--- design/flow/config.mk ---
export PLATFORM = sky130hd
export DESIGN_NAME = pipeline
export DESIGN_NICKNAME = pipeline
export VERILOG_FILES = /design/flow/design.v
export SDC_FILE = /design/flow/constraint.sdc
export NUM_CORES = 4
export LEC_CHECK = 0
export CAP_MARGIN = 20
export CORE_MARGIN = 2
export CORE_UTILIZATION = 72
export CTS_CLUSTER_DIAMETER = 356
export SETUP_SLACK_MARGIN = 0.98
export SLEW_MARGIN = 20
--- design/flow/constraint.sdc ---
create_clock -name core_clock -period 4.15 [get_ports {clk}]
set_input_delay 0.8300 -clock core_clock [delete_from_list [all_inputs] [get_ports {clk}]]
set_output_delay 0.8300 -clock core_clock [all_outputs]
set_load 0.01 [all_outputs]
--- design/flow/run.sh ---
#!/bin/bash
# the make line also repeats each setting of config.mk as NAME=value (left out here)
make -C /OpenROAD-flow-scripts/flow DESIGN_CONFIG=/design/flow/config.mk WORK_HOME=/design/flow/orfs CLKGATE_MAP_FILE= finish
--- design/flow/design.v ---
module cordic_phase_shifter #(parameter DEPTH = 1, LOG2_PHASE_SCALE = 1)(
input clk,
input rst_n,
input signed [8:0] x_in,
input signed [8:0] y_in,
input signed [31:0] p,
output reg signed [8:0] x_out,
output reg signed [8:0] y_out,
output reg signed [31:0] phase_final
);
wire signed [31:0] atan_table [0:30];
   assign atan_table[0]  = 32'b00100000000000000000000000000000; 
   assign atan_table[1]  = 32'b00010010111001000000010100011101; 
   assign atan_table[2]  = 32'b00001001111110110011100001011011; 
   assign atan_table[3]  = 32'b00000101000100010001000111010100; 
   assign atan_table[4]  = 32'b00000010100010110000110101000011;
   assign atan_table[5]  = 32'b00000001010001011101011111100001;
   assign atan_table[6]  = 32'b00000000101000101111011000011110;
   assign atan_table[7]  = 32'b00000000010100010111110001010101;
   assign atan_table[8]  = 32'b00000000001010001011111001010011;
   assign atan_table[9]  = 32'b00000000000101000101111100101110;
   assign atan_table[10] = 32'b00000000000010100010111110011000;
   assign atan_table[11] = 32'b00000000000001010001011111001100;
   assign atan_table[12] = 32'b00000000000000101000101111100110;
   assign atan_table[13] = 32'b00000000000000010100010111110011;
   assign atan_table[14] = 32'b00000000000000001010001011111001;
   assign atan_table[15] = 32'b00000000000000000101000101111101;
   assign atan_table[16] = 32'b00000000000000000010100010111110;
   assign atan_table[17] = 32'b00000000000000000001010001011111;
   assign atan_table[18] = 32'b00000000000000000000101000101111;
   assign atan_table[19] = 32'b00000000000000000000010100011000;
   assign atan_table[20] = 32'b00000000000000000000001010001100;
   assign atan_table[21] = 32'b00000000000000000000000101000110;
   assign atan_table[22] = 32'b00000000000000000000000010100011;
   assign atan_table[23] = 32'b00000000000000000000000001010001;
   assign atan_table[24] = 32'b00000000000000000000000000101000;
   assign atan_table[25] = 32'b00000000000000000000000000010100;
   assign atan_table[26] = 32'b00000000000000000000000000001010;
   assign atan_table[27] = 32'b00000000000000000000000000000101;
   assign atan_table[28] = 32'b00000000000000000000000000000010;
   assign atan_table[29] = 32'b00000000000000000000000000000001;
   assign atan_table[30] = 32'b00000000000000000000000000000000;
reg signed [8:0] next_x_out, next_y_out;
reg signed [31:0] next_phase_final;
wire signed [31:0] atan_val;
always @(posedge clk) begin
    if (!rst_n) begin
        x_out <= x_in;
        y_out <= y_in;
        phase_final <= p;
    end 
    else begin
        x_out <= next_x_out;
        y_out <= next_y_out;
        phase_final <= next_phase_final;
    end
end
localparam [8:0] DEPTH_CASTED = DEPTH[8:0];
assign atan_val = atan_table[DEPTH_CASTED] >>> LOG2_PHASE_SCALE;
always @* begin
    next_x_out = x_in + (y_in >>> DEPTH_CASTED);
    next_y_out = y_in - (x_in >>> DEPTH_CASTED);
    next_phase_final = p + atan_val;
    if (p[31] == 1'b0) begin
        next_x_out = x_in - (y_in >>> DEPTH_CASTED);
        next_y_out = y_in + (x_in >>> DEPTH_CASTED);
        next_phase_final = p - atan_val;
    end
end
endmodule
module pipeline(
input clk,
input rst_n,
input signed [8:0] x_in,
input signed [8:0] y_in,
input signed [31:0] phase_in,
input in_valid,
output signed [8:0] x_out,
output signed [8:0] y_out,
output signed [31:0] phase_out,
output out_valid
);
    wire signed [8:0] x_stage [0:31];
    wire signed [8:0] y_stage [0:31];
    wire signed [31:0] phase_stage [0:31];
    assign x_stage[0] = x_in;
    assign y_stage[0] = y_in;
    assign phase_stage[0] = phase_in;
genvar i;
generate
        for (i = 0; i < 31; i = i + 1) begin : cordic_stages
            cordic_phase_shifter #(
                .DEPTH(i),
                .LOG2_PHASE_SCALE(0)
            ) stage_inst (
                .clk(clk),
                .rst_n(rst_n),
                .x_in(x_stage[i]),
                .y_in(y_stage[i]),
                .p(phase_stage[i]),
                .x_out(x_stage[i+1]),
                .y_out(y_stage[i+1]),
                .phase_final(phase_stage[i+1])
            );
        end
endgenerate
    reg [30:0] valid_stage;
    always @(posedge clk) begin
        if (!rst_n)
            valid_stage <= 31'd0;
        else
            valid_stage <= {valid_stage[29:0], in_valid};
    end
    assign out_valid = valid_stage[30];
    assign x_out = x_stage[31];
    assign y_out = y_stage[31];
    assign phase_out = phase_stage[31];
endmodule
==> flow_summary.yaml, run 1 <==
# physical design summary
outcome:
  outcome: "no timing/DRC/antenna violations"
sta:
  drv_slew: 0
  period_needed_ns: 3.446
  setup_viol: 0
  max_slew_margin_pct: 36.42
  max_clock_freq_mhz: 290.2
  finalCritPeriodShare_pct: 83.04
  setup_slack_ns: 0.7040
  tightest_slew_ns: 0.9538
  hold_viol: 0
  rsz0062_at_grt: "true"
  fin_skew_ns: 0.03328
min_path:
  holdCritStartpoint: "cordic_stages[29].stage_inst.phase_final[3]$_DFF_P_"
  min_to: "cordic_stages[30].stage_inst.phase_final[3]$_DFF_P_"
  hold_depth: 0
  hold_class: "reg2reg"
die:
  rows: 143
  initial_utilization_pct: 72.49
  io_pins: 104
  chip_area_sq_um: 156100
  die_w_um: 395.1
  core_area_sq_um: 151900
  die_h_um: 395.1
detailed_routing:
  vias_per_cell: 6.314
  drt_first_iter_violations: 6292
  firstDrtPassIters: 6
  wl_per_cell_um: 19.65
  drc: 0
  drtAntennaViolNets: 0
  vias: 91870
  routed_wirelength_mm: 285.9
placed_design:
  dp_hpwl_mm: 191.5
  io_buffers: 103
  pre_cts_slack_ns: -0.1057
  gp_congestion: 0.9489
synth:
  yosysTopAreaCellShare_pct: 28.74
  synth-edff-count: 0
  aoi_share_pct: 19.87
  synth.most_common_cell: "dfxtp_1"
  synth_cell_types: 97
  area_leaders: "dfxtp_1 (29%), ha_1 (16%), mux2_2 (10%)"
  largest_area_cell: "dfxtp_1"
  ys.flops: 1581
  yosys-mux-area-fraction_pct: 10.91
  synthTopLogicFamily: "AND-OR/OR-AND gates"
  ys_cells: 12040
  syn-mean-instance-area_sq_um: 9.146
  synthTopCellsByCount: "dfxtp_1 (1581), ha_1 (1378), a21oi_1 (1094)"
  adder_share_pct: 17.35
  netlist_instances: 12040
  ys.flop_type: "dfxtp_1"
  synth-async-reset-ratio_pct: 0
  synthXorXnorAreaFrac_pct: 9.839
  yosysSeqAreaShare_pct: 28.74
  synth_warnings: 32
  synth_area_sq_um: 110100
  ys_area_sq_um: 110100
  yosys.area_share.simple_pct: 10.12
  syn_nets: 13560
worst_setup_path:
  r2r_end: "cordic_stages[18].stage_inst.phase_final[12]$_DFF_P_"
  cpLargestDelayFamily: "buffers and inverters"
  critPathMostFrequentCell: "buf_4"
  crit_path_cell_trace: "clkinvlp_4, buf_4, buf_6, buf_12, ha_4, a21oi_1, o211ai_1, buf_4, buf_4, buf_4, buf_6, buf_6, buf_6, buf_6, buf_4, buf_4, nand2_2, nand2_2, a21oi_2, xnor2_1, mux2_4"
  crit_end: "cordic_stages[18].stage_inst.phase_final[12]$_DFF_P_"
  reg2regPathDepth: 21
  crit_fanout: 12
  start_kind: "flop"
  cp_num_buf_inv: 13
  cp.required_ns: 4.86
  reg2reg_setup_slack_ns: 0.70
  timing.rr.start: "cordic_stages[17].stage_inst.phase_final[31]$_DFF_P_"
  worstSetupPathType: "reg2reg"
  crit_path_end_kind: "flop"
  cp_slowest_cell: "dfxtp_4"
  slowest_delay_ns: 0.41
  startpoint: "cordic_stages[17].stage_inst.phase_final[31]$_DFF_P_"
  cp_num_cells: 21
  arrival_ns: 4.15
clock_network:
  htree_levels: 4
  cts_tree: "yes"
  clock.latency.late_pin_ns: 0.82
  cts-root-buf: "clkbuf_16"
  clock-sinks: 1581
  path_clk_slew_ns: 0.07
  numCtsBuffers: 172
  max-clock-path-buffers: 3
global_routing:
  antenna_found_initial: 3
  track_usage_pct: 33.24
  first_global_vias: 90860
  grt_max_degree: 158
  grt_pass1_wl_mm: 441.6
  overflow: 0
job:
  warnings: 101
  drv_cap: 0
finish:
  nets: 13900
  utilization_pct: 83.67
  n_fill_cell: 8634
  area_growth_pct: 15.43
==> area by class of cell <==
cell class	count	area (sq um)	share of cell area (%)
clock buffer	239	4878	3.838
tap	2030	2540	1.998
timing repair inverter	1	7.507	0.005906
multi-input combinational	9529	79590	62.62
inverter	581	2285	1.797
clock inverter	77	1115	0.8771
antenna	5	12.51	0.009844
timing repair buffer	507	4898	3.854
sequential	1581	31780	25.00
==> per-layer routing <==
layer | global-route usage, % | wire (um) | share of wire, %
met1 | 42.20 | 120500 | 42
met2 | 58.17 | 139900 | 49
met5 | 0 | 12 | 0.0042
met4 | 11.21 | 10250 | 3.6
met3 | 4.053 | 15200 | 5.3
==> what timing repair did <==
action | in CTS | in global routing
resized | 223 | 606
setup buffers | 136 | 185
hold buffers | 0 | 0
endpoints found under the hold margin | 0 | 0
gates cloned | 2 | 6
setup endpoints to repair | 271 | 284
pin swaps | 93 | 318
==> per-stage QoR <==
step | hold slack [ns] | instance area, sq um | setup TNS [ns] | std cells
finish | 0.3252 | 127100 | 0 | 14550
global route | 0.3239 | 127100 | 0 | 14550
CTS | 0.3255 | 122900 | 0 | 14350
detailed placement | 0.3121 | 114600 | -0.1057 | 13900
global placement | 0.3115 | 114600 | -0.04827 | 13900
floorplan | 0.3096 | 111700 | 0 | 12040
==> inputs of run 2 (changes only) <==
CORE_ASPECT_RATIO = 1.22   (was unset)
CORE_UTILIZATION = 23   (was 72)
CTS_CLUSTER_DIAMETER = unset   (was 356)
MAX_ROUTING_LAYER = met4   (was unset)
PLACE_DENSITY_LB_ADDON = 0.01   (was unset)
SETUP_SLACK_MARGIN = unset   (was 0.98)
SLEW_MARGIN = 30   (was 20)
clock period = 3.21 ns   (was 4.15 ns; I/O delays follow)
==> run 2 against run 1 <==
Now fails the layout checks on negative setup slack. Die size increased to 3.1 times the previous value. Register-to-register slack got worse by 0.75 ns. Wire length increased by 24%. Count of clock-buffer cells in the layout increased by 46. Non-clock buffer count increased by 961. Synthesized cell count unchanged. Via count decreased by 1.9%. Critical path type unchanged. Highest routed layer is now met4.
==> flow_summary.yaml, run 2 <==
# physical design summary
worst_setup_path:
  crit_end: "cordic_stages[18].stage_inst.phase_final[24]$_DFF_P_"
  cp_num_buf_inv: 1
  crit_path_end_kind: "flop"
  cp_num_cells: 12
  reg2regPathDepth: 12
  reg2reg_setup_slack_ns: -0.05
  cp.required_ns: 4.04
  arrival_ns: 4.09
  cp_slowest_cell: "a221o_2"
  r2r_end: "cordic_stages[18].stage_inst.phase_final[24]$_DFF_P_"
  startpoint: "cordic_stages[17].stage_inst.phase_final[31]$_DFF_P_"
  timing.rr.start: "cordic_stages[17].stage_inst.phase_final[31]$_DFF_P_"
  slowest_delay_ns: 0.46
  worstSetupPathType: "reg2reg"
  crit_fanout: 6
  cpLargestDelayFamily: "AND-OR/OR-AND gates"
  start_kind: "flop"
  crit_path_cell_trace: "clkinvlp_4, ha_4, a21o_1, a221oi_4, o211ai_1, a22o_1, a221o_2, a31oi_4, o21ai_2, a311o_1, xor2_1, mux2_4"
global_routing:
  grt_pass1_wl_mm: 547.1
  overflow: 0
  first_global_vias: 94460
  track_usage_pct: 14.60
  antenna_found_initial: 4
  grt_max_degree: 101
outcome:
  violations: "negative setup slack"
  outcome: "finished with violations"
sta:
  setup_slack_ns: -0.04753
  setup_viol: 2
  max_clock_freq_mhz: 307.0
  period_needed_ns: 3.258
  tightest_slew_ns: 0.6612
  finalCritPeriodShare_pct: 101.5
  fin_skew_ns: 0.08001
  drv_slew: 0
  rsz0062_at_grt: "true"
  hold_viol: 0
  max_slew_margin_pct: 55.45
clock_network:
  clock.latency.late_pin_ns: 0.96
  htree_levels: 4
  numCtsBuffers: 214
  clock-sinks: 1581
  cts_hold_buf: 0
  max-clock-path-buffers: 4
  cts_tree: "yes"
  cts-root-buf: "clkbuf_16"
  path_clk_slew_ns: 0.06
synth:
  synth-async-reset-ratio_pct: 0
  ys_area_sq_um: 110100
  synthXorXnorAreaFrac_pct: 9.839
  yosysTopAreaCellShare_pct: 28.74
  syn-mean-instance-area_sq_um: 9.146
  synth.most_common_cell: "dfxtp_1"
  synthTopLogicFamily: "AND-OR/OR-AND gates"
  adder_share_pct: 17.35
  ys.flop_type: "dfxtp_1"
  synth_area_sq_um: 110100
  aoi_share_pct: 19.87
  synth_warnings: 32
  netlist_instances: 12040
  ys_cells: 12040
  synth_cell_types: 97
  syn_nets: 13560
  yosys.area_share.simple_pct: 10.12
  yosysSeqAreaShare_pct: 28.74
  yosys-mux-area-fraction_pct: 10.91
  area_leaders: "dfxtp_1 (29%), ha_1 (16%), mux2_2 (10%)"
  synth-edff-count: 0
  largest_area_cell: "dfxtp_1"
  synthTopCellsByCount: "dfxtp_1 (1581), ha_1 (1378), a21oi_1 (1094)"
  ys.flops: 1581
min_path:
  min_to: "cordic_stages[0].stage_inst.phase_final[13]$_DFF_P_"
  holdCritStartpoint: "phase_in[13]"
  hold_depth: 1
  hold_class: "in2reg"
placed_design:
  dp_hpwl_mm: 276.4
  place_inst: 19340
  io_buffers: 103
  gp_congestion: 0.7868
detailed_routing:
  firstDrtPassIters: 5
  vias_per_cell: 4.528
  routed_wirelength_mm: 354.1
  vias: 90120
  drc: 0
  wl_per_cell_um: 17.79
  drtAntennaViolNets: 0
  drt_first_iter_violations: 2891
finish:
  final_cell_count_no_fill: 19900
  area_growth_pct: 27.98
  n_fill_cell: 49820
  nets: 14900
die:
  core_area_sq_um: 476800
  initial_utilization_pct: 23.09
  io_pins: 104
  rows: 280
  chip_area_sq_um: 484300
  die_w_um: 630.4
  die_h_um: 768.2
job:
  warnings: 53
  drv_cap: 0
-- run 2: area by class of cell --
cell class,instances,area [sq um],share of cell area (%)
diodes,3,7.507,0.005327
clock buffers,285,6060,4.300
clock inverters,110,1334,0.9465
inverters,581,2286,1.622
multi-input cells,9529,79300,56.27
flip-flops and latches,1581,31760,22.54
well taps,6345,7939,5.634
repair buffers,1468,12240,8.683
-- run 2: repair_timing --
action | in CTS | in global routing
buffers inserted | 56 | 110
pin swaps | 119 | 344
resized | 243 | 565
setup endpoints to repair | 173 | 269
gates cloned | 0 | 4
-- run 2: through the flow --
stage	util (%)	area, sq um	hold slack, ns	setup TNS [ns]	setup WS, ns
6_report	29.55	140900	0.1423	-0.08749	-0.04753
5_1_grt	29.55	140900	0.05323	-3.478	-0.1492
4_1_cts	28.82	137400	0.01779	-0.5708	-0.1258
3_5_place_dp	26.94	128400	0.3121	-14.85	-0.4842
3_3_place_gp	26.94	128400	0.3105	-15.54	-0.5046
2_1_floorplan	-	111300	0.3096	-2.818	-0.2464
-- run 2: routing by layer --
metal,GRT usage [%],wire length [um],share of wire [%]
met1,16.01,146900,41
met2,28.02,191200,54
met3,1.508,7636,2.2
met4,3.240,8388,2.4
met5,-,0,0
==> inputs of run 3 (changes only) <==
CAP_MARGIN = 15   (was 20)
CORE_ASPECT_RATIO = unset   (was 1.22)
CORE_UTILIZATION = 66   (was 23)
CTS_CLUSTER_DIAMETER = 27   (was unset)
CTS_CLUSTER_SIZE = 71   (was unset)
HOLD_SLACK_MARGIN = -0.06   (was unset)
MAX_ROUTING_LAYER = unset   (was met4)
PLACE_DENSITY_LB_ADDON = unset   (was 0.01)
SETUP_SLACK_MARGIN = 1.55   (was unset)
SLEW_MARGIN = 20   (was 30)
clock period = 8.01 ns   (was 3.21 ns; I/O delays follow)
==> run 3 against run 2 <==
The run now finishes clean. Wire length fell by 25%. Global-route usage rose by 16 points. Maximum frequency fell by 33%. Count of clock-buffer cells in the layout rose by 219. Die size fell by 65%. Highest routed layer is now met5.
==> flow_summary.yaml, run 3 <==
# physical design summary
outcome:
  outcome: "no timing/DRC/antenna violations"
die:
  io_pins: 104
  core_area_sq_um: 165400
  die_w_um: 412.5
  rows: 149
  chip_area_sq_um: 170100
  die_h_um: 412.5
  initial_utilization_pct: 66.59
detailed_routing:
  drt_first_iter_violations: 5962
  vias_per_cell: 6.010
  vias: 88550
  drc: 0
  wl_per_cell_um: 18.09
  firstDrtPassIters: 6
  drtAntennaViolNets: 0
  routed_wirelength_mm: 266.6
min_path:
  hold_class: "reg2reg"
  hold_depth: 0
  min_to: "cordic_stages[30].stage_inst.phase_final[15]$_DFF_P_"
  holdCritStartpoint: "cordic_stages[29].stage_inst.phase_final[15]$_DFF_P_"
worst_setup_path:
  startpoint: "cordic_stages[5].stage_inst.phase_final[31]$_DFF_P_"
  crit_path_cell_trace: "inv_1, ha_1, or4_1, a21oi_1, o31a_2, a21oi_2, a41oi_1, o21ai_1, a311o_1, a2111o_1, o311ai_0"
  cp.required_ns: 8.82
  crit_path_end_kind: "flop"
  reg2regPathDepth: 11
  crit_end: "cordic_stages[6].stage_inst.phase_final[26]$_DFF_P_"
  worstSetupPathType: "reg2reg"
  cpLargestDelayFamily: "AND-OR/OR-AND gates"
  cp_slowest_cell: "dfxtp_1"
  slowest_delay_ns: 1.04
  timing.rr.start: "cordic_stages[5].stage_inst.phase_final[31]$_DFF_P_"
  crit_fanout: 25
  reg2reg_setup_slack_ns: 3.12
  cp_num_cells: 11
  cp_num_buf_inv: 1
  arrival_ns: 5.70
  start_kind: "flop"
  r2r_end: "cordic_stages[6].stage_inst.phase_final[26]$_DFF_P_"
synth:
  synth_area_sq_um: 110100
  synth-async-reset-ratio_pct: 0
  yosysTopAreaCellShare_pct: 28.74
  synth_cell_types: 97
  synthTopLogicFamily: "AND-OR/OR-AND gates"
  yosysSeqAreaShare_pct: 28.74
  area_leaders: "dfxtp_1 (29%), ha_1 (16%), mux2_2 (10%)"
  ys_cells: 12040
  synth.most_common_cell: "dfxtp_1"
  yosys-mux-area-fraction_pct: 10.91
  synthTopCellsByCount: "dfxtp_1 (1581), ha_1 (1378), a21oi_1 (1094)"
  ys.flop_type: "dfxtp_1"
  adder_share_pct: 17.35
  synthXorXnorAreaFrac_pct: 9.839
  ys.flops: 1581
  largest_area_cell: "dfxtp_1"
  yosys.area_share.simple_pct: 10.12
  syn-mean-instance-area_sq_um: 9.146
  aoi_share_pct: 19.87
  netlist_instances: 12040
  synth-edff-count: 0
  synth_warnings: 32
  syn_nets: 13560
  ys_area_sq_um: 110100
clock_network:
  max-clock-path-buffers: 4
  path_clk_slew_ns: 0.05
  numCtsBuffers: 404
  cts-resized-gates: 0
  htree_levels: 5
  cts_hold_buf: 0
  cts_post_setup_buffers_inserted: 0
  cts_tree: "yes"
  clock.latency.late_pin_ns: 0.94
  cts-root-buf: "clkbuf_16"
  clock-sinks: 1581
finish:
  final_cell_count_no_fill: 14740
  stdcell_area_sq_um: 126900
  mi_logic_area_sq_um: 74970
  seq_area_sq_um: 31650
  n_fill_cell: 11630
  nets: 13760
  area_growth_pct: 15.22
sta:
  rsz0062_at_grt: "false"
  tns_ns: 0
  finalCritPeriodShare_pct: 61.07
  tightest_slew_ns: 1.105
  setup_slack_ns: 3.118
  setup_viol: 0
  max_clock_freq_mhz: 204.4
  drv_slew: 0
  max_slew_margin_pct: 26.36
  fin_skew_ns: 0.04794
  period_needed_ns: 4.892
  hold_viol: 0
global_routing:
  overflow: 0
  grt_max_degree: 202
  first_global_vias: 87260
  antenna_found_initial: 5
  track_usage_pct: 30.45
  grt_pass1_wl_mm: 433.2
placed_design:
  place_inst: 14020
  dp_hpwl_mm: 191.5
  pre_cts_slack_ns: 3.287
  gp_congestion: 0.9403
  postPlaceCellArea_sq_um: 112900
  io_buffers: 103
job:
  drv_cap: 0
  warnings: 70
[run 3: per-stage QoR]
stage | util (%) | hold WS (ns)
after CTS | 76.72 | 0.3108
after global routing | 76.72 | 0.3166
after global placement | 68.30 | 0.3109
after floorplan | - | 0.3096
final | 76.72 | 0.3085
after detailed placement | 68.30 | 0.3121
[run 3: layout make-up]
class	instances	share of cell area (%)
Antenna cell	1	0.001972
Clock buffer	504	8.758
Clock inverter	213	2.219
Inverter	581	1.725
Multi-Input combinational cell	9529	59.09
Sequential cell	1581	24.95
Tap cell	2189	2.159
Timing Repair Buffer	137	1.097
[run 3: per-layer routing]
metal | global-route usage [%] | wire length, um
met1 | 41.69 | 125500
met2 | 48.92 | 119300
met3 | 4.951 | 14730
met4 | 9.659 | 6957
met5 | 0 | 46
==> inputs of run 4 (changes only) <==
CAP_MARGIN = 25   (was 15)
CELL_PAD_IN_SITES_GLOBAL_PLACEMENT = 1   (was unset)
CORE_ASPECT_RATIO = 0.98   (was unset)
CORE_MARGIN = 7   (was 2)
CORE_UTILIZATION = 63   (was 66)
CTS_CLUSTER_DIAMETER = unset   (was 27)
CTS_CLUSTER_SIZE = 28   (was 71)
GPL_ROUTABILITY_DRIVEN = 0   (was unset)
GPL_TIMING_DRIVEN = 0   (was unset)
HOLD_SLACK_MARGIN = unset   (was -0.06)
PLACE_DENSITY_LB_ADDON = 0.1   (was unset)
SETUP_SLACK_MARGIN = 0.48   (was 1.55)
TNS_END_PERCENT = 10   (was unset)
clock period = 3.14 ns   (was 8.01 ns; I/O delays follow)
==> run 4 against run 3 <==
Now fails the layout checks on negative setup slack. Wire length is 24% higher. Clock skew is 0.013 ns lower. Synthesized cell count stayed put. First-iteration DRC count is 18% higher. Register-to-register slack worse by 3.4 ns. Setup slack worse by 3.4 ns. Via count is 7.8% higher. Final cell count is 5.2% higher. Cell area is 6.5% higher. Highest routed layer unchanged.
==> flow_summary.yaml, run 4 <==
# physical design summary
clock_network:
  clock.latency.late_pin_ns: 0.84
  cts_tree: "yes"
  cts-root-buf: "clkbuf_16"
  path_clk_slew_ns: 0.06
  numCtsBuffers: 175
  max-clock-path-buffers: 3
  htree_levels: 4
  clock-sinks: 1581
  cts_hold_buf: 0
detailed_routing:
  firstDrtPassIters: 7
  routed_wirelength_mm: 330.6
  vias_per_cell: 6.157
  wl_per_cell_um: 21.33
  drc: 0
  drt_first_iter_violations: 7046
  drtAntennaViolNets: 0
  vias: 95430
worst_setup_path:
  cpLargestDelayFamily: "AND-OR/OR-AND gates"
  cp.required_ns: 3.85
  reg2reg_setup_slack_ns: -0.26
  start_kind: "flop"
  startpoint: "cordic_stages[2].stage_inst.phase_final[31]$_DFF_P_"
  slowest_delay_ns: 0.44
  crit_path_end_kind: "flop"
  reg2regPathDepth: 15
  arrival_ns: 4.11
  r2r_end: "cordic_stages[3].stage_inst.phase_final[27]$_DFF_P_"
  cp_num_cells: 15
  crit_end: "cordic_stages[3].stage_inst.phase_final[27]$_DFF_P_"
  crit_path_cell_trace: "buf_8, clkbuf_16, clkinvlp_4, buf_12, ha_4, a21o_1, a21o_1, a211oi_2, o211ai_1, and2_4, a21oi_4, o211ai_1, a221o_1, xor2_1, mux2_4"
  crit_fanout: 5
  cp_slowest_cell: "a221o_1"
  timing.rr.start: "cordic_stages[2].stage_inst.phase_final[31]$_DFF_P_"
  worstSetupPathType: "reg2reg"
  cp_num_buf_inv: 4
finish:
  seq_area_sq_um: 31810
  utilization_pct: 78.01
  mi_logic_area_sq_um: 82430
  stdcell_area_sq_um: 135100
  n_fill_cell: 11430
  area_growth_pct: 22.74
  nets: 14580
synth:
  ys_cells: 12040
  yosys.area_share.simple_pct: 10.12
  yosysTopAreaCellShare_pct: 28.74
  area_leaders: "dfxtp_1 (29%), ha_1 (16%), mux2_2 (10%)"
  synth_cell_types: 97
  aoi_share_pct: 19.87
  syn-mean-instance-area_sq_um: 9.146
  synthXorXnorAreaFrac_pct: 9.839
  synth_area_sq_um: 110100
  synthTopLogicFamily: "AND-OR/OR-AND gates"
  synth-async-reset-ratio_pct: 0
  yosys-mux-area-fraction_pct: 10.91
  largest_area_cell: "dfxtp_1"
  netlist_instances: 12040
  synth.most_common_cell: "dfxtp_1"
  synthTopCellsByCount: "dfxtp_1 (1581), ha_1 (1378), a21oi_1 (1094)"
  ys.flops: 1581
  yosysSeqAreaShare_pct: 28.74
  synth-edff-count: 0
  ys_area_sq_um: 110100
  ys.flop_type: "dfxtp_1"
  synth_warnings: 32
  syn_nets: 13560
  adder_share_pct: 17.35
die:
  chip_area_sq_um: 186700
  die_w_um: 436.3
  io_pins: 104
  die_h_um: 427.9
  rows: 151
  core_area_sq_um: 173300
  initial_utilization_pct: 63.56
sta:
  period_needed_ns: 3.402
  rsz0062_at_grt: "true"
  fin_skew_ns: 0.03532
  max_slew_margin_pct: 28.71
  tightest_slew_ns: 1.069
  setup_slack_ns: -0.2622
  drv_slew: 0
  max_clock_freq_mhz: 293.9
  hold_viol: 0
  finalCritPeriodShare_pct: 108.4
  setup_viol: 102
outcome:
  violations: "negative setup slack"
  outcome: "finished with violations"
min_path:
  hold_class: "in2reg"
  holdCritStartpoint: "phase_in[16]"
  min_to: "cordic_stages[0].stage_inst.phase_final[16]$_DFF_P_"
  hold_depth: 1
global_routing:
  antenna_found_initial: 20
  track_usage_pct: 32.59
  grt_max_degree: 25
  grt_pass1_wl_mm: 501.5
  overflow: 0
  first_global_vias: 94400
placed_design:
  postPlaceCellArea_sq_um: 115600
  io_buffers: 102
  dp_hpwl_mm: 226.6
job:
  warnings: 49
  drv_cap: 0
run 4: cell type report:
type | count | area share (%)
diodes | 7 | 0.01296
plain buffers | 348 | 1.322
clock buffers | 239 | 3.688
clock inverters | 80 | 0.8601
inverters | 581 | 1.720
multi-input cells | 9529 | 60.99
flip-flops and latches | 1581 | 23.54
well taps | 2295 | 2.125
repair buffers | 812 | 5.595
repair inverters | 26 | 0.1481
run 4: metrics by stage:
stage	instances	setup WS (ns)	TNS (ns)	hold slack [ns]
after floorplan	12040	-0.3163	-18.13	0.3096
after global placement	14440	-3.293	-1840.91	0.3104
after detailed placement	14460	-1.663	-842.06	0.3121
after CTS	15260	-0.2750	-5.959	0.1911
after global routing	15490	-0.3722	-20.86	0.2047
final	15500	-0.2622	-8.805	0.2408
run 4: repair_timing:
item | CTS | global route
endpoints found under the setup margin | 1275 | 1129
cloned | 25 | 3
resized | 1110 | 625
pin swaps | 454 | 393
setup buffers | 448 | 231
run 4: metal layers:
layer | share of wire [%] | track usage [%] | up-vias
li1 | - | - | 45440
met1 | 42 | 41.49 | 45710
met2 | 46 | 54.49 | 3279
met3 | 6.5 | 4.998 | 986
met4 | 5.1 | 15.03 | 6
met5 | 0.012 | 0 | -
==> inputs of run 5 (changes only) <==
CAP_MARGIN = 15   (was 25)
CELL_PAD_IN_SITES_GLOBAL_PLACEMENT = unset   (was 1)
CORE_ASPECT_RATIO = unset   (was 0.98)
CORE_MARGIN = 2   (was 7)
CORE_UTILIZATION = 71   (was 63)
CTS_CLUSTER_DIAMETER = 27   (was unset)
CTS_CLUSTER_SIZE = 40   (was 28)
GPL_ROUTABILITY_DRIVEN = unset   (was 0)
GPL_TIMING_DRIVEN = unset   (was 0)
PLACE_DENSITY_LB_ADDON = unset   (was 0.1)
SETUP_SLACK_MARGIN = unset   (was 0.48)
TNS_END_PERCENT = unset   (was 10)
clock period = 7.72 ns   (was 3.14 ns; I/O delays follow)
==> run 5 against run 4 <==
The run now finishes clean. Wire length shrank 13%. First-iteration DRC count grew 0.88%. Critical path type unchanged. Highest routed layer unchanged.
==> flow_summary.yaml, run 5 <==
# physical design summary
global_routing:
  overflow: 0
  first_global_vias: 90700
  track_usage_pct: 34.91
  antenna_found_initial: 8
  grt_max_degree: 183
  grt_pass1_wl_mm: 458.9
synth:
  yosysTopAreaCellShare_pct: 28.74
  area_leaders: "dfxtp_1 (29%), ha_1 (16%), mux2_2 (10%)"
  netlist_instances: 12040
  yosys.area_share.simple_pct: 10.12
  syn-mean-instance-area_sq_um: 9.146
  synthXorXnorAreaFrac_pct: 9.839
  ys_cells: 12040
  synth.most_common_cell: "dfxtp_1"
  ys.flop_type: "dfxtp_1"
  syn_nets: 13560
  synth_warnings: 32
  yosysSeqAreaShare_pct: 28.74
  synth-async-reset-ratio_pct: 0
  adder_share_pct: 17.35
  synth_cell_types: 97
  synth-edff-count: 0
  synthTopCellsByCount: "dfxtp_1 (1581), ha_1 (1378), a21oi_1 (1094)"
  yosys-mux-area-fraction_pct: 10.91
  synthTopLogicFamily: "AND-OR/OR-AND gates"
  ys.flops: 1581
  ys_area_sq_um: 110100
  synth_area_sq_um: 110100
  largest_area_cell: "dfxtp_1"
  aoi_share_pct: 19.87
worst_setup_path:
  startpoint: "cordic_stages[6].stage_inst.phase_final[31]$_DFF_P_"
  start_kind: "flop"
  cp.required_ns: 8.50
  cp_slowest_cell: "dfxtp_1"
  worstSetupPathType: "reg2reg"
  cp_num_buf_inv: 1
  critPathMostFrequentCell: "a21o_1"
  crit_fanout: 21
  cpLargestDelayFamily: "AND-OR/OR-AND gates"
  crit_end: "cordic_stages[7].stage_inst.phase_final[31]$_DFF_P_"
  timing.rr.start: "cordic_stages[6].stage_inst.phase_final[31]$_DFF_P_"
  cp_num_cells: 12
  crit_path_end_kind: "flop"
  reg2reg_setup_slack_ns: 2.57
  reg2regPathDepth: 12
  crit_path_cell_trace: "inv_1, ha_1, a21o_1, a21o_1, a211oi_2, o31ai_1, o21ai_0, a21oi_1, o41a_1, a31o_2, and2_1, o41ai_1"
  slowest_delay_ns: 0.98
  r2r_end: "cordic_stages[7].stage_inst.phase_final[31]$_DFF_P_"
  arrival_ns: 5.93
sta:
  tns_ns: 0
  fin_skew_ns: 0.04267
  max_slew_margin_pct: 26.35
  finalCritPeriodShare_pct: 66.68
  period_needed_ns: 5.148
  setup_slack_ns: 2.572
  tightest_slew_ns: 1.103
  rsz0062_at_grt: "false"
  drv_slew: 0
  setup_viol: 0
  max_clock_freq_mhz: 194.3
  hold_viol: 0
die:
  chip_area_sq_um: 158300
  rows: 144
  io_pins: 104
  initial_utilization_pct: 71.48
  core_area_sq_um: 154000
  die_w_um: 397.8
  die_h_um: 397.8
clock_network:
  numCtsBuffers: 398
  path_clk_slew_ns: 0.05
  cts_hold_buf: 0
  cts-resized-gates: 0
  cts-root-buf: "clkbuf_16"
  max-clock-path-buffers: 4
  htree_levels: 5
  clock-sinks: 1581
  clock.latency.late_pin_ns: 0.95
  cts_tree: "yes"
  cts_post_setup_buffers_inserted: 0
placed_design:
  place_inst: 13880
  dp_hpwl_mm: 196.3
  gp_congestion: 0.9424
  io_buffers: 103
  pre_cts_slack_ns: 3.068
job:
  warnings: 61
  drv_cap: 0
detailed_routing:
  vias_per_cell: 6.225
  wl_per_cell_um: 19.63
  drt_first_iter_violations: 7108
  firstDrtPassIters: 6
  vias: 90870
  routed_wirelength_mm: 286.6
  drtAntennaViolNets: 0
  drc: 0
outcome:
  outcome: "no timing/DRC/antenna violations"
min_path:
  min_to: "cordic_stages[24].stage_inst.phase_final[2]$_DFF_P_"
  hold_class: "reg2reg"
  holdCritStartpoint: "cordic_stages[23].stage_inst.phase_final[2]$_DFF_P_"
  hold_depth: 0
finish:
  area_growth_pct: 14.93
  final_cell_count_no_fill: 14600
  nets: 13760
==> run 5: final cells by class <==
type	instances	area, sq um
diodes	4	10.01
clock buffers	479	10800
clock inverters	239	2978
fillers	9373	27500
inverters	581	2188
multi-input cells	9529	74970
flip-flops and latches	1581	31650
well taps	2044	2557
repair buffers	142	1391
==> run 5: through the flow <==
step / instance area (sq um) / hold WS, ns / util (%)
5_1_grt: 126500 / 0.3253 / 82.14
4_1_cts: 126500 / 0.3135 / 82.14
3_5_place_dp: 112800 / 0.3121 / 73.20
3_3_place_gp: 112800 / 0.3106 / 73.20
2_1_floorplan: 110100 / 0.3096 / -
6_report: 126500 / 0.3082 / 82.15
==> run 5: routing by layer <==
metal	part of all wire, %	GRT usage, %	routed length [um]
met5	0.0052	0	15
met4	3.2	12.80	9103
met3	7.1	6.754	20330
met2	45	56.01	129800
met1	44	46.54	127300
==> inputs of run 6 (changes only) <==
CAP_MARGIN = 10   (was 15)
CORE_UTILIZATION = 72   (was 71)
CTS_CLUSTER_DIAMETER = 356   (was 27)
CTS_CLUSTER_SIZE = unset   (was 40)
SETUP_SLACK_MARGIN = -0.2   (was unset)
clock period = 2.81 ns   (was 7.72 ns; I/O delays follow)
==> run 6 against run 5 <==
The run now fails in global routing (5_1_grt). Die size down 1.4%. Synthesized cell count unchanged. Synthesized area unchanged.
==> flow_summary.yaml, run 6 <==
# yosys + openroad results
placed_design:
  io_buffers: 103
  gp_congestion: 0.9761
  pre_cts_slack_ns: -1.008
  dp_hpwl_mm: 220.9
die:
  io_pins: 104
  core_area_sq_um: 151900
  rows: 143
  die_w_um: 395.1
  initial_utilization_pct: 72.49
  die_h_um: 395.1
  chip_area_sq_um: 156100
clock_network:
  numCtsBuffers: 173
  htree_levels: 4
  cts-root-buf: "clkbuf_16"
  cts_hold_buf: 0
  clock-sinks: 1581
  max-clock-path-buffers: 3
synth:
  yosys.area_share.simple_pct: 10.12
  netlist_instances: 12040
  synthTopLogicFamily: "AND-OR/OR-AND gates"
  synth_warnings: 32
  synth.most_common_cell: "dfxtp_1"
  syn_nets: 13560
  synth-edff-count: 0
  aoi_share_pct: 19.87
  synthTopCellsByCount: "dfxtp_1 (1581), ha_1 (1378), a21oi_1 (1094)"
  ys.flop_type: "dfxtp_1"
  synthXorXnorAreaFrac_pct: 9.839
  synth-async-reset-ratio_pct: 0
  largest_area_cell: "dfxtp_1"
  synth_cell_types: 97
  yosysSeqAreaShare_pct: 28.74
  syn-mean-instance-area_sq_um: 9.146
  yosys-mux-area-fraction_pct: 10.91
  adder_share_pct: 17.35
  ys.flops: 1581
  yosysTopAreaCellShare_pct: 28.74
  synth_area_sq_um: 110100
  area_leaders: "dfxtp_1 (29%), ha_1 (16%), mux2_2 (10%)"
  ys_cells: 12040
  ys_area_sq_um: 110100
global_routing:
  track_usage_pct: 73.35
  overflow: 785
outcome:
  firstError: "[ERROR GRT-0232] Routing congestion too high. Check the congestion heatmap in the GUI."
  outcome: "stopped before the end"
  lastStage: "global routing (5_1_grt)"
-- run 6: stage by stage --
| stage | hold slack (ns) | utilization, % | area (sq um) | std cells | setup TNS [ns] |
|---|---|---|---|---|---|
| after floorplan | 0.3096 | - | 112700 | 12040 | -64.58 |
| after global placement | 0.3101 | 83.84 | 127400 | 15450 | -42.81 |
| after detailed placement | 0.3132 | 83.84 | 127400 | 15450 | -68.76 |
| after CTS | 0.1499 | 89.48 | 135900 | 15880 | -52.61 |
-- run 6: repair_timing --
action / in CTS
hold endpoints to repair: 0
pin swaps: 248
setup buffers: 142
resized: 348
cloned: 1
setup endpoints to repair: 226
-- run 6: per-layer routing --
metal	overflow	track usage (%)
met4	257	67.31
met5	1	44.67
met3	87	55.72
met2	365	92.48
met1	75	73.29
==> inputs of run 7 (changes only) <==
ABC_AREA = 1   (was unset)
CAP_MARGIN = 20   (was 10)
CORE_ASPECT_RATIO = 0.89   (was unset)
CORE_MARGIN = 6   (was 2)
CORE_UTILIZATION = 23   (was 72)
CTS_CLUSTER_DIAMETER = unset   (was 356)
CTS_CLUSTER_SIZE = 59   (was unset)
MIN_ROUTING_LAYER = met2   (was unset)
PLACE_DENSITY = 0.41   (was unset)
SETUP_SLACK_MARGIN = unset   (was -0.2)
SLEW_MARGIN = 25   (was 20)
clock period = 4.63 ns   (was 2.81 ns; I/O delays follow)
==> run 7 against run 6 <==
Synthesized area increased by 21%. Die size went up to 3.8 times the previous value. Now clean on timing, DRC and antenna. Synthesized cell count up 83%.
==> flow_summary.yaml, run 7 <==
# physical design summary
sta:
  setup_slack_ns: 0.9216
  drv_slew: 0
  setup_viol: 0
  rsz0062_at_grt: "false"
  max_clock_freq_mhz: 269.7
  tightest_slew_ns: 1.094
  period_needed_ns: 3.708
  fin_skew_ns: 0.05730
  hold_viol: 0
  max_slew_margin_pct: 26.27
  finalCritPeriodShare_pct: 80.10
  tns_ns: 0
detailed_routing:
  vias: 189200
  routed_wirelength_mm: 479.4
  drt_first_iter_violations: 22480
  wl_per_cell_um: 16.00
  drc: 0
  drtAntennaViolNets: 0
  firstDrtPassIters: 22
  vias_per_cell: 6.316
synth:
  yosys.area_share.simple_pct: 37.34
  synth_warnings: 32
  synth_cell_types: 39
  netlist_instances: 22050
  synthTopLogicFamily: "simple AND/OR/NAND/NOR gates"
  synthXorXnorAreaFrac_pct: 3.938
  yosys-mux-area-fraction_pct: 0
  ys_cells: 22050
  synth_area_sq_um: 132800
  synthTopCellsByCount: "nand2_1 (8563), inv_1 (3345), nand3_1 (1694)"
  yosysSeqAreaShare_pct: 23.84
  syn-mean-instance-area_sq_um: 6.022
  ys_area_sq_um: 132800
  largest_area_cell: "nand2_1"
  ys.flop_type: "dfxtp_1"
  aoi_share_pct: 9.847
  area_leaders: "nand2_1 (24%), dfxtp_1 (24%), ha_1 (13%)"
  yosysTopAreaCellShare_pct: 24.21
  synth.most_common_cell: "nand2_1"
  adder_share_pct: 14.39
  synth-edff-count: 0
  syn_nets: 23570
  synth-async-reset-ratio_pct: 0
  ys.flops: 1581
die:
  initial_utilization_pct: 23.16
  io_pins: 104
  rows: 262
  die_w_um: 817.4
  chip_area_sq_um: 595700
  core_area_sq_um: 573300
  die_h_um: 728.8
worst_setup_path:
  cp_num_buf_inv: 2
  cpLargestDelayFamily: "buffers and inverters"
  cp_slowest_cell: "clkinv_1"
  arrival_ns: 4.53
  timing.rr.start: "cordic_stages[21].stage_inst.phase_final[31]$_DFF_P_"
  cp.required_ns: 5.45
  worstSetupPathType: "reg2reg"
  crit_path_end_kind: "flop"
  reg2regPathDepth: 11
  crit_path_cell_trace: "clkinv_1, ha_1, nand2_1, nor2_1, inv_1, o21bai_1, nand2_1, nand3_1, nand2_1, nand3_1, nand2_1"
  r2r_end: "cordic_stages[22].stage_inst.phase_final[24]$_DFF_P_"
  cp_num_cells: 11
  start_kind: "flop"
  critPathMostFrequentCell: "nand2_1"
  crit_end: "cordic_stages[22].stage_inst.phase_final[24]$_DFF_P_"
  reg2reg_setup_slack_ns: 0.92
  crit_fanout: 27
  slowest_delay_ns: 0.95
  startpoint: "cordic_stages[21].stage_inst.phase_final[31]$_DFF_P_"
clock_network:
  cts-root-buf: "clkbuf_16"
  cts_hold_buf: 0
  clock.latency.late_pin_ns: 0.98
  path_clk_slew_ns: 0.06
  htree_levels: 4
  cts_post_setup_buffers_inserted: 0
  cts-resized-gates: 0
  clock-sinks: 1581
  max-clock-path-buffers: 4
  numCtsBuffers: 201
  cts_tree: "yes"
min_path:
  min_to: "cordic_stages[3].stage_inst.phase_final[0]$_DFF_P_"
  holdCritStartpoint: "cordic_stages[2].stage_inst.phase_final[0]$_DFF_P_"
  hold_depth: 0
  hold_class: "reg2reg"
finish:
  seq_area_sq_um: 31650
  nets: 23650
  area_growth_pct: 12.83
  n_fill_cell: 65170
  mi_logic_area_sq_um: 86990
placed_design:
  io_buffers: 103
  pre_cts_slack_ns: 1.199
  dp_hpwl_mm: 374.4
  gp_congestion: 0.9247
outcome:
  outcome: "no timing/DRC/antenna violations"
global_routing:
  track_usage_pct: 23.22
  first_global_vias: 198100
  grt_pass1_wl_mm: 727.8
  grt_max_degree: 121
  overflow: 0
  antenna_found_initial: 1
job:
  warnings: 62
  drv_cap: 0
## run 7: per-layer routing
| layer | GRT usage, % | routed length, um | up-vias |
|---|---|---|---|
| met5 | 6.207 | 3476 | - |
| met4 | 2.294 | 25530 | 118 |
| met3 | 34.34 | 213200 | 2868 |
| met2 | 26.26 | 237200 | 47510 |
| met1 | - | 0 | 69480 |
| li1 | - | - | 69250 |
## run 7: cell type report
class	count	share of cell area, %
antenna	15	0.02506
sequential	1581	21.13
clock inverter	93	0.7834
multi-input combinational	16780	58.07
inverter	3349	8.396
timing repair buffer	220	1.483
tap	7656	6.394
clock buffer	270	3.724
## run 7: stage by stage
stage,utilization (%),instance area (sq um),instances,hold WS [ns]
after floorplan,-,132800,22050,0.3096
after global placement,24.94,143000,29580,0.3111
after detailed placement,24.94,143000,29580,0.3121
after CTS,26.12,149800,29940,0.3148
after global routing,26.12,149800,29950,0.3205
final,26.13,149800,29960,0.3217
==> inputs of run 8 (changes only) <==
CAP_MARGIN = 25   (was 20)
CELL_PAD_IN_SITES_GLOBAL_PLACEMENT = 1   (was unset)
CORE_ASPECT_RATIO = 0.98   (was 0.89)
CORE_MARGIN = 7   (was 6)
CORE_UTILIZATION = 25   (was 23)
CTS_CLUSTER_DIAMETER = 120   (was unset)
CTS_CLUSTER_SIZE = 28   (was 59)
GPL_ROUTABILITY_DRIVEN = 0   (was unset)
GPL_TIMING_DRIVEN = 0   (was unset)
PLACE_DENSITY = unset   (was 0.41)
PLACE_DENSITY_LB_ADDON = 0.1   (was unset)
SETUP_SLACK_MARGIN = 0.48   (was unset)
SLEW_MARGIN = 40   (was 25)
TNS_END_PERCENT = 10   (was unset)
clock period = 2.81 ns   (was 4.63 ns; I/O delays follow)
==> run 8 against run 7 <==
Count of clock-buffer cells in the layout down 156. Register-to-register slack worse by 0.72 ns. Setup slack worse by 0.72 ns. Critical path type unchanged. Critical path depth down 1. Die size down 7.4%. Clock skew up 0.037 ns.
==> flow_summary.yaml, run 8 <==
# physical design summary
worst_setup_path:
  slowest_delay_ns: 0.49
  crit_path_cell_trace: "buf_6, fa_1, nand3_1, nand3_1, nand3_1, nand3_1, nand2_1, nand3_1, nand3_1, nand2_1"
  reg2regPathDepth: 10
  cp_slowest_cell: "fa_1"
  critPathMostFrequentCell: "nand3_1"
  start_kind: "flop"
  r2r_end: "cordic_stages[4].stage_inst.phase_final[28]$_DFF_P_"
  startpoint: "cordic_stages[3].stage_inst.phase_final[31]$_DFF_P_"
  crit_fanout: 15
  timing.rr.start: "cordic_stages[3].stage_inst.phase_final[31]$_DFF_P_"
  crit_path_end_kind: "flop"
  reg2reg_setup_slack_ns: 0.20
  arrival_ns: 3.53
  cpLargestDelayFamily: "simple AND/OR/NAND/NOR gates"
  cp_num_cells: 10
  worstSetupPathType: "reg2reg"
  crit_end: "cordic_stages[4].stage_inst.phase_final[28]$_DFF_P_"
  cp.required_ns: 3.73
  cp_num_buf_inv: 1
die:
  chip_area_sq_um: 551700
  die_h_um: 735.4
  io_pins: 104
  initial_utilization_pct: 25.14
  die_w_um: 750.2
  rows: 264
  core_area_sq_um: 528200
detailed_routing:
  vias: 194000
  firstDrtPassIters: 9
  drt_first_iter_violations: 23680
  vias_per_cell: 6.537
  drc: 0
  wl_per_cell_um: 19.58
  routed_wirelength_mm: 581.0
  drtAntennaViolNets: 0
sta:
  whs_ns: 0.05127
  hold_viol: 0
  period_needed_ns: 2.608
  max_clock_freq_mhz: 383.5
  setup_viol: 0
  setup_slack_ns: 0.2024
  rsz0062_at_grt: "true"
  tns_ns: 0
  finalCritPeriodShare_pct: 92.80
  max_slew_margin_pct: 40.13
  tightest_slew_ns: 0.8980
  drv_slew: 0
  fin_skew_ns: 0.09466
clock_network:
  cts_tree: "yes"
  htree_levels: 3
  cts-root-buf: "clkbuf_16"
  path_clk_slew_ns: 0.12
  max-clock-path-buffers: 4
  clock.latency.late_pin_ns: 1.01
  numCtsBuffers: 109
  clock-sinks: 1581
synth:
  yosysTopAreaCellShare_pct: 24.21
  ys.flops: 1581
  netlist_instances: 22050
  yosysSeqAreaShare_pct: 23.84
  synthXorXnorAreaFrac_pct: 3.938
  ys.flop_type: "dfxtp_1"
  synthTopCellsByCount: "nand2_1 (8563), inv_1 (3345), nand3_1 (1694)"
  largest_area_cell: "nand2_1"
  yosys-mux-area-fraction_pct: 0
  syn-mean-instance-area_sq_um: 6.022
  adder_share_pct: 14.39
  synthTopLogicFamily: "simple AND/OR/NAND/NOR gates"
  synth.most_common_cell: "nand2_1"
  synth-async-reset-ratio_pct: 0
  ys_area_sq_um: 132800
  synth_cell_types: 39
  synth-edff-count: 0
  aoi_share_pct: 9.847
  yosys.area_share.simple_pct: 37.34
  syn_nets: 23570
  synth_area_sq_um: 132800
  ys_cells: 22050
  synth_warnings: 32
  area_leaders: "nand2_1 (24%), dfxtp_1 (24%), ha_1 (13%)"
finish:
  seq_area_sq_um: 31860
  area_growth_pct: 15.28
  mi_logic_area_sq_um: 90450
  n_fill_cell: 60010
  stdcell_area_sq_um: 153100
  utilization_pct: 28.98
  nets: 23950
  final_cell_count_no_fill: 29680
placed_design:
  dp_hpwl_mm: 455.4
  pre_cts_slack_ns: -1.961
  postPlaceCellArea_sq_um: 143000
  io_buffers: 102
  place_inst: 29210
global_routing:
  track_usage_pct: 30.18
  overflow: 0
  antenna_found_initial: 0
  first_global_vias: 206300
  grt_pass1_wl_mm: 839.2
  grt_max_degree: 32
job:
  drv_cap: 0
  warnings: 51
outcome:
  outcome: "no timing/DRC/antenna violations"
min_path:
  hold_depth: 1
  hold_class: "in2reg"
  holdCritStartpoint: "phase_in[8]"
  min_to: "cordic_stages[0].stage_inst.phase_final[8]$_DFF_P_"
-- run 8: what timing repair did --
item,4_1_cts,5_1_grt
hold buffers,27,0
cloned,1,9
gates resized,332,779
pin swaps,1,67
setup buffers,33,82
hold endpoints to repair,27,0
endpoints found under the setup margin,1494,1216
-- run 8: layout make-up --
cell class / instances / share of cell area, %
diodes: 121 / 0.1978
plain buffers: 341 / 1.263
clock buffers: 114 / 1.807
clock inverters: 82 / 0.8109
inverters: 3349 / 8.402
multi-input cells: 16780 / 59.09
flip-flops and latches: 1581 / 20.81
well taps: 7049 / 5.762
repair buffers: 258 / 1.788
repair inverters: 7 / 0.06294
-- run 8: routing by layer --
metal	GRT usage, %	part of all wire [%]	up-vias
li1	-	-	69910
met1	-	0	70150
met2	32.84	47	50710
met3	45.85	46	3040
met4	2.600	5.7	214
met5	14.55	1.4	-
==> inputs of run 9 (changes only) <==
ABC_AREA = unset   (was 1)
CAP_MARGIN = 10   (was 25)
CELL_PAD_IN_SITES_GLOBAL_PLACEMENT = unset   (was 1)
CORE_ASPECT_RATIO = unset   (was 0.98)
CORE_MARGIN = 2   (was 7)
CORE_UTILIZATION = 72   (was 25)
CTS_CLUSTER_DIAMETER = unset   (was 120)
CTS_CLUSTER_SIZE = 15   (was 28)
GPL_ROUTABILITY_DRIVEN = unset   (was 0)
GPL_TIMING_DRIVEN = unset   (was 0)
HOLD_SLACK_MARGIN = -0.1   (was unset)
MIN_ROUTING_LAYER = unset   (was met2)
PLACE_DENSITY_LB_ADDON = unset   (was 0.1)
SETUP_SLACK_MARGIN = -0.27   (was 0.48)
TNS_END_PERCENT = unset   (was 10)
clock period = 2.83 ns   (was 2.81 ns; I/O delays follow)
==> run 9 against run 8 <==
Now fails the layout checks on negative setup slack. Global-route usage rose by 8.7 points. Setup slack worse by 0.87 ns. Clock skew down 0.038 ns. Flip-flop count stayed put. Non-clock buffer count grew 1294. Critical path type unchanged.
==> flow_summary.yaml, run 9 <==
# physical design summary
worst_setup_path:
  startpoint: "cordic_stages[9].stage_inst.phase_final[31]$_DFF_P_"
  cp_num_cells: 14
  cpLargestDelayFamily: "AND-OR/OR-AND gates"
  crit_path_end_kind: "flop"
  crit_path_cell_trace: "buf_6, ha_4, o21a_1, buf_4, o21a_1, o2111ai_2, o21ai_0, a21oi_1, buf_4, buf_4, o21bai_1, a21oi_1, xnor2_1, mux2_2"
  reg2regPathDepth: 14
  cp_num_buf_inv: 4
  slowest_delay_ns: 0.51
  critPathMostFrequentCell: "buf_4"
  arrival_ns: 4.22
  worstSetupPathType: "reg2reg"
  crit_end: "cordic_stages[10].stage_inst.phase_final[16]$_DFF_P_"
  start_kind: "flop"
  reg2reg_setup_slack_ns: -0.67
  cp_slowest_cell: "o21ai_0"
  cp.required_ns: 3.55
  r2r_end: "cordic_stages[10].stage_inst.phase_final[16]$_DFF_P_"
  crit_fanout: 9
  timing.rr.start: "cordic_stages[9].stage_inst.phase_final[31]$_DFF_P_"
die:
  chip_area_sq_um: 156100
  initial_utilization_pct: 72.49
  die_w_um: 395.1
  io_pins: 104
  core_area_sq_um: 151900
  rows: 143
  die_h_um: 395.1
detailed_routing:
  drt_first_iter_violations: 10940
  vias: 106500
  firstDrtPassIters: 8
  routed_wirelength_mm: 366.8
  vias_per_cell: 6.680
  drtAntennaViolNets: 0
  drc: 0
  wl_per_cell_um: 23.00
clock_network:
  clock.latency.late_pin_ns: 0.86
  path_clk_slew_ns: 0.07
  numCtsBuffers: 173
  htree_levels: 4
  max-clock-path-buffers: 3
  cts_hold_buf: 0
  cts-root-buf: "clkbuf_16"
  clock-sinks: 1581
  cts_tree: "yes"
sta:
  hold_viol: 0
  finalCritPeriodShare_pct: 123.7
  rsz0062_at_grt: "true"
  setup_viol: 514
  max_clock_freq_mhz: 285.8
  drv_slew: 0
  setup_slack_ns: -0.6695
  period_needed_ns: 3.499
  fin_skew_ns: 0.05705
  tns_ns: -105.54
  max_slew_margin_pct: 45.71
  tightest_slew_ns: 0.8108
placed_design:
  io_buffers: 103
  gp_congestion: 0.9487
  pre_cts_slack_ns: -0.7117
  dp_hpwl_mm: 216.4
  postPlaceCellArea_sq_um: 126700
synth:
  synth_area_sq_um: 110100
  largest_area_cell: "dfxtp_1"
  ys_cells: 12040
  synth-edff-count: 0
  synthTopLogicFamily: "AND-OR/OR-AND gates"
  synthTopCellsByCount: "dfxtp_1 (1581), ha_1 (1378), a21oi_1 (1094)"
  yosysTopAreaCellShare_pct: 28.74
  synth_cell_types: 97
  syn-mean-instance-area_sq_um: 9.146
  adder_share_pct: 17.35
  synth_warnings: 32
  synth.most_common_cell: "dfxtp_1"
  yosys.area_share.simple_pct: 10.12
  ys_area_sq_um: 110100
  ys.flop_type: "dfxtp_1"
  aoi_share_pct: 19.87
  area_leaders: "dfxtp_1 (29%), ha_1 (16%), mux2_2 (10%)"
  ys.flops: 1581
  syn_nets: 13560
  synth-async-reset-ratio_pct: 0
  yosys-mux-area-fraction_pct: 10.91
  netlist_instances: 12040
  yosysSeqAreaShare_pct: 28.74
  synthXorXnorAreaFrac_pct: 9.839
global_routing:
  antenna_found_initial: 22
  grt_pass1_wl_mm: 511.4
  overflow: 0
  first_global_vias: 103800
  grt_max_degree: 120
  track_usage_pct: 38.86
finish:
  area_growth_pct: 25.64
  stdcell_area_sq_um: 138300
  nets: 15280
min_path:
  hold_class: "in2reg"
  min_to: "cordic_stages[0].stage_inst.phase_final[19]$_DFF_P_"
  hold_depth: 1
  holdCritStartpoint: "phase_in[19]"
outcome:
  violations: "negative setup slack"
  outcome: "finished with violations"
job:
  warnings: 61
  drv_cap: 0
## run 9: through the flow
step	std cells	hold WS (ns)	utilization [%]
6_report	15950	0.1615	91.07
3_5_place_dp	15420	0.3128	83.44
4_1_cts	15820	0.1299	88.42
2_1_floorplan	12040	0.3096	-
5_1_grt	15940	0.1490	91.05
3_3_place_gp	15420	0.3118	83.43
## run 9: routing by layer
metal | GRT usage [%] | share of wire (%) | vias to the layer above
met4 | 18.74 | 7.5 | 18
li1 | - | - | 46940
met1 | 45.68 | 36 | 50300
met2 | 69.42 | 48 | 6674
met3 | 5.227 | 8.4 | 2581
met5 | 0 | 0.028 | -
## run 9: final cells by class
class | count | area, sq um
diodes | 11 | 27.53
clock buffers | 233 | 4992
clock inverters | 88 | 1087
fillers | 6105 | 13560
inverters | 581 | 2298
multi-input cells | 9529 | 80310
flip-flops and latches | 1581 | 31760
well taps | 2030 | 2540
repair buffers | 1893 | 15330
## run 9: what timing repair did
action                                  4_1_cts  5_1_grt
buffers inserted                             80      155
endpoints found under the setup margin      150      300
gates resized                               162      634
cloned                                        1        4
pin swaps                                    85      381
==> inputs of run 10 (changes only) <==
ABC_AREA = 1   (was unset)
CAP_MARGIN = 20   (was 10)
CELL_PAD_IN_SITES_DETAIL_PLACEMENT = 2   (was unset)
CELL_PAD_IN_SITES_GLOBAL_PLACEMENT = 0   (was unset)
CORE_ASPECT_RATIO = 1.72   (was unset)
CORE_UTILIZATION = 40   (was 72)
CTS_CLUSTER_DIAMETER = 188   (was unset)
CTS_CLUSTER_SIZE = 30   (was 15)
GPL_ROUTABILITY_DRIVEN = 0   (was unset)
GPL_TIMING_DRIVEN = 0   (was unset)
HOLD_SLACK_MARGIN = 0.14   (was -0.1)
PLACE_DENSITY_LB_ADDON = 0.06   (was unset)
SETUP_SLACK_MARGIN = unset   (was -0.27)
SLEW_MARGIN = 5   (was 40)
TNS_END_PERCENT = 50   (was unset)
clock period = 3.04 ns   (was 2.83 ns; I/O delays follow)
==> run 10 against run 9 <==
The flow now stops in detailed placement (3_5_place_dp). Synthesized area grew 21%. Die size increased by 120%. Synthesized cell count up 83%.
==> flow_summary.yaml, run 10 <==
# yosys + openroad results
synth:
  area_leaders: "nand2_1 (24%), dfxtp_1 (24%), ha_1 (13%)"
  synth-async-reset-ratio_pct: 0
  largest_area_cell: "nand2_1"
  synthTopLogicFamily: "simple AND/OR/NAND/NOR gates"
  yosysTopAreaCellShare_pct: 24.21
  synth_warnings: 32
  adder_share_pct: 14.39
  ys_cells: 22050
  ys.flop_type: "dfxtp_1"
  ys.flops: 1581
  synth_area_sq_um: 132800
  synth_cell_types: 39
  syn_nets: 23570
  synthTopCellsByCount: "nand2_1 (8563), inv_1 (3345), nand3_1 (1694)"
  yosys.area_share.simple_pct: 37.34
  synth.most_common_cell: "nand2_1"
  syn-mean-instance-area_sq_um: 6.022
  synth-edff-count: 0
  yosys-mux-area-fraction_pct: 0
  netlist_instances: 22050
  synthXorXnorAreaFrac_pct: 3.938
  ys_area_sq_um: 132800
  aoi_share_pct: 9.847
  yosysSeqAreaShare_pct: 23.84
outcome:
  firstError: "[ERROR DPL-0033] detailed placement checks failed during check placement."
  lastStage: "detailed placement (3_5_place_dp)"
  outcome: "stopped before the end"
die:
  rows: 277
  io_pins: 104
  chip_area_sq_um: 336700
  die_h_um: 759.6
  die_w_um: 443.3
  initial_utilization_pct: 40.16
  core_area_sq_um: 330600
placed_design:
  io_buffers: 102
==> run 10: stage by stage <==
stage,hold WS (ns),std cells,setup TNS [ns]
2_1_floorplan,0.3096,22050,0
3_3_place_gp,0.3121,26470,-805.96
